quartz:
## enduro_video
module enduro_video(iRST_n,
                    iVGA_CLK,
                    show_cars,
                    car_user_x,
                    car2_x,
                    car2_y,
                    car3_x,
                    car3_y,
                    oBLANK_n,
                    oHS,
                    oVS,
                    b_data,
                    g_data,
                    r_data);
Settings: LEC_CHECK=0, ABC_AREA=1, CAP_MARGIN=20, CORE_MARGIN=2, CORE_UTILIZATION=71, CTS_CLUSTER_DIAMETER=334, CTS_CLUSTER_SIZE=40, HOLD_SLACK_MARGIN=0.3, PLACE_DENSITY_LB_ADDON=0.06, SLEW_MARGIN=20; clock period 9.22 ns.
run.sh (not shown) runs the stock make flow with config.mk's settings and CLKGATE_MAP_FILE=.
quartz: flow completed, timing, DRC and antenna clean
The inputs of violet differ from those of quartz as listed below.
==> flow/config.mk <==
export PLATFORM = sky130hd
export DESIGN_NAME = enduro_video
export DESIGN_NICKNAME = enduro_video
export VERILOG_FILES = /design/flow/design.v
export SDC_FILE = /design/flow/constraint.sdc
export NUM_CORES = 4
export LEC_CHECK = 0
export CAP_MARGIN = 20
export CORE_MARGIN = 2
export CORE_UTILIZATION = 49
export SLEW_MARGIN = 20
==> flow/constraint.sdc <==
create_clock -name core_clock -period 8.67 [get_ports {iVGA_CLK}]
set_input_delay 1.7340 -clock core_clock [delete_from_list [all_inputs] [get_ports {iVGA_CLK}]]
set_output_delay 1.7340 -clock core_clock [all_outputs]
set_load 0.01 [all_outputs]
## What came out
Clock tree buffer count of the final layout came out exactly the same in violet and quartz.
Higher synthesis-to-layout area growth was reported by violet, not quartz.
Synthesized-area fraction occupied by and/or/nand/nor cells: violet vs quartz down 4.3 points
Against quartz, violet reports a chip height that is higher.
Cell area for violet: 7.5% up relative to quartz
Number of nets in the final layout, violet and quartz: larger value in quartz
The final layout from violet, which completed every stage, passed the timing, DRC and antenna checks at the end of the flow.
In the reports for violet and quartz, the larger share of power burned in combinational logic belongs to violet.
When the final numbers for violet and quartz were put side by side, the count of buffers not belonging to the clock network in the layout turned out to be smaller in quartz.
[inputs] harbor vs violet
-- flow/config.mk --
<<< violet, line 6
export NUM_CORES = 4
export LEC_CHECK = 0
export CAP_MARGIN = 20
export CORE_MARGIN = 2
export CORE_UTILIZATION = 49
export SLEW_MARGIN = 20
>>> harbor, line 6
export NUM_CORES = 4
export LEC_CHECK = 0
export CAP_MARGIN = 5
export CORE_MARGIN = 2
export CORE_UTILIZATION = 72
export SLEW_MARGIN = 40
==> flow/constraint.sdc <==
create_clock -name core_clock -period 5.72 [get_ports {iVGA_CLK}]
set_input_delay 1.1440 -clock core_clock [delete_from_list [all_inputs] [get_ports {iVGA_CLK}]]
set_output_delay 1.1440 -clock core_clock [all_outputs]
set_load 0.01 [all_outputs]
[summary]
Across violet and harbor, a clean result was obtained everywhere but in harbor.
Status harbor: flow complete, layout not clean - setup timing
Net load switching power on harbor is up relative to violet.
Diff violet..harbor | number of sequential storage elements | unchanged
Relative to violet, fraction of area in registers decreased by 0.54 points in harbor.
harbor gives more placer congestion estimate than violet did.
[inputs] willow vs harbor
-- flow/config.mk --
<<< harbor, line 6
export NUM_CORES = 4
export LEC_CHECK = 0
export CAP_MARGIN = 5
export CORE_MARGIN = 2
export CORE_UTILIZATION = 72
export SLEW_MARGIN = 40
>>> willow, line 6
export NUM_CORES = 4
export LEC_CHECK = 0
export CAP_MARGIN = 20
export CORE_MARGIN = 2
export CORE_UTILIZATION = 71
export CTS_CLUSTER_SIZE = 40
export SLEW_MARGIN = 20
==> flow/constraint.sdc <==
create_clock -name core_clock -period 11.7 [get_ports {iVGA_CLK}]
set_input_delay 2.3400 -clock core_clock [delete_from_list [all_inputs] [get_ports {iVGA_CLK}]]
set_output_delay 2.3400 -clock core_clock [all_outputs]
set_load 0.01 [all_outputs]
--- outcome ---
- willow: PASS, flow complete, no timing, DRC or antenna violations
- In the reports for harbor and willow, the larger headroom to the max-slew limit belongs to willow.
- Changes observed in willow relative to harbor: share of final layout cell area taken by clock buffers and inverters comparable; synthesis-to-layout area growth now smaller; internal power component now smaller.
- Diff harbor -> willow | via count | decrease of 12%
- Compared with harbor, willow shows a lower post-CTS setup repair buffer count.
- Compared with harbor, willow shows reported clock group power lower by 55%.
- Sum of routed wire length over all layers (lower): willow
diff inputs: willow => fjord
-- flow/config.mk --
<<< willow, line 8
export CAP_MARGIN = 20
export CORE_MARGIN = 2
export CORE_UTILIZATION = 71
export CTS_CLUSTER_SIZE = 40
export SLEW_MARGIN = 20
>>> fjord, line 8
export CAP_MARGIN = 20
export CORE_MARGIN = 2
export CORE_UTILIZATION = 40
export CTS_CLUSTER_DIAMETER = 397
export CTS_CLUSTER_SIZE = 100
export SETUP_SLACK_MARGIN = 4.46
export SLEW_MARGIN = 20
==> flow/constraint.sdc <==
create_clock -name core_clock -period 15.0 [get_ports {iVGA_CLK}]
set_input_delay 3.0000 -clock core_clock [delete_from_list [all_inputs] [get_ports {iVGA_CLK}]]
set_output_delay 3.0000 -clock core_clock [all_outputs]
set_load 0.01 [all_outputs]
==> comparison <==
- fjord: flow completed, timing, DRC and antenna clean
- Summary of fjord over willow: clock network contribution to total cell area shows no meaningful change, global placement routability congestion went down by 9.3%, first-pass GRT wire length moved down, via total after detailed routing now smaller.
- Changes observed in fjord relative to willow: endpoint arrival time on the critical path higher; die boundary width higher.
- Compared fjord vs willow, and worst reg2reg path depth is up in fjord.
- When fjord is set beside willow, its area added between synthesis and finish turns out to be 2.0 points larger.
- fjord vs. willow: global-route usage went down, overall routed net length went down.

---

v31:
Starting RTL as in the previous note.
make LEC_CHECK=0 ABC_AREA=1 CAP_MARGIN=20 CORE_ASPECT_RATIO=0.5 CORE_MARGIN=2 CORE_UTILIZATION=72 CTS_CLUSTER_DIAMETER=400 CTS_CLUSTER_SIZE=99 SLEW_MARGIN=20 TNS_END_PERCENT=5 finish   # period 9.83 ns
The inputs of v55 differ from those of v31 as listed below.
# v31
export LEC_CHECK = 0
export ABC_AREA = 1
export CAP_MARGIN = 20
export CORE_ASPECT_RATIO = 0.5
export CORE_MARGIN = 2
export CORE_UTILIZATION = 72
export CTS_CLUSTER_DIAMETER = 400
export CTS_CLUSTER_SIZE = 99
export SLEW_MARGIN = 20
export TNS_END_PERCENT = 5
create_clock -name core_clock -period 9.83 [get_ports {iVGA_CLK}]
# v55
export LEC_CHECK = 0
export ABC_AREA = 1
export CAP_MARGIN = 20
export CORE_MARGIN = 2
export CORE_UTILIZATION = 72
export CTS_CLUSTER_DIAMETER = 103
export CTS_CLUSTER_SIZE = 37
export PLACE_DENSITY_LB_ADDON = 0.26
export SLEW_MARGIN = 20
create_clock -name core_clock -period 7.62 [get_ports {iVGA_CLK}]
## What came out
Diff v55..v31 | inverter count | unchanged
In the metrics for v55 and v31, the one carrying the lower final clock period utilization by the worst path is v55.
Clock transition at the registers of the reported paths for v55: 0.02 ns up relative to v31
What v31 reported for critical path depth has to be multiplied by 1.16 to get the figure for v55.
#### Input delta (v40 over v55)
# v55
export LEC_CHECK = 0
export ABC_AREA = 1
export CAP_MARGIN = 20
export CORE_MARGIN = 2
export CORE_UTILIZATION = 72
export CTS_CLUSTER_DIAMETER = 103
export CTS_CLUSTER_SIZE = 37
export PLACE_DENSITY_LB_ADDON = 0.26
export SLEW_MARGIN = 20
create_clock -name core_clock -period 7.62 [get_ports {iVGA_CLK}]
# v40
export LEC_CHECK = 0
export CAP_MARGIN = 20
export CORE_MARGIN = 2
export CORE_UTILIZATION = 40
export SLEW_MARGIN = 20
create_clock -name core_clock -period 15.0 [get_ports {iVGA_CLK}]
Notes after the runs:
v40 has switching component of the power below what v55 had.
Looking at gate count of the mapped netlist across v40 and v55, the one that comes out lower is v40.
Die area (v40 / v55): 1.9
> inputs changed (v40 -> v20)
# v40
export LEC_CHECK = 0
export CAP_MARGIN = 20
export CORE_MARGIN = 2
export CORE_UTILIZATION = 40
export SLEW_MARGIN = 20
create_clock -name core_clock -period 15.0 [get_ports {iVGA_CLK}]
# v20
export LEC_CHECK = 0
export ABC_AREA = 0
export CAP_MARGIN = 20
export CORE_MARGIN = 2
export CORE_UTILIZATION = 38
export CTS_CLUSTER_DIAMETER = 285
export CTS_CLUSTER_SIZE = 100
export HOLD_SLACK_MARGIN = 0.23
export PLACE_DENSITY = 0.35
export SLEW_MARGIN = 20
export TNS_END_PERCENT = 10
create_clock -name core_clock -period 15.0 [get_ports {iVGA_CLK}]
Compared with v40, v20 shows a switching share of power that is 1.3 points higher. v20 -> v40: post-synthesis share of cell area spent on xor and xnor gates delta 0, exact match. Compared with v40, v20 shows number of antenna violations at the first check in global routing lower by 3. The die of v20 is larger than the one used in v40. Cells: v20 has more instances than v40. Sequential share of layout area across v40 and v20: no real change.
Inputs modified between v20 and v49:
# v20
export LEC_CHECK = 0
export ABC_AREA = 0
export CAP_MARGIN = 20
export CORE_MARGIN = 2
export CORE_UTILIZATION = 38
export CTS_CLUSTER_DIAMETER = 285
export CTS_CLUSTER_SIZE = 100
export HOLD_SLACK_MARGIN = 0.23
export PLACE_DENSITY = 0.35
export SLEW_MARGIN = 20
export TNS_END_PERCENT = 10
create_clock -name core_clock -period 15.0 [get_ports {iVGA_CLK}]
# v49
export LEC_CHECK = 0
export CAP_MARGIN = 20
export CORE_MARGIN = 2
export CORE_UTILIZATION = 38
export CTS_CLUSTER_DIAMETER = 380
export CTS_CLUSTER_SIZE = 100
export HOLD_SLACK_MARGIN = 0.23
export SLEW_MARGIN = 20
create_clock -name core_clock -period 15.0 [get_ports {iVGA_CLK}]
- Compared with v20, in v49 headroom to the max-slew limit grew by 0.44 points, routability congestion estimate grew by about 4.7%, portion of total power attributed to sequential cells grew by 0.2 points, share of the clock period used by the worst path after layout shrank by 2.0 points, via count shrank by 82.
- | area growth from synthesis to layout | v20 vs v49 | ≈ equal |
- Comparing v20 against v49, there is no change at all in flip-flop count.
- In v49 the worst hold slack across all endpoints turned out 0.042 ns lower than in v20.
Power and IR drop assume default switching activity.
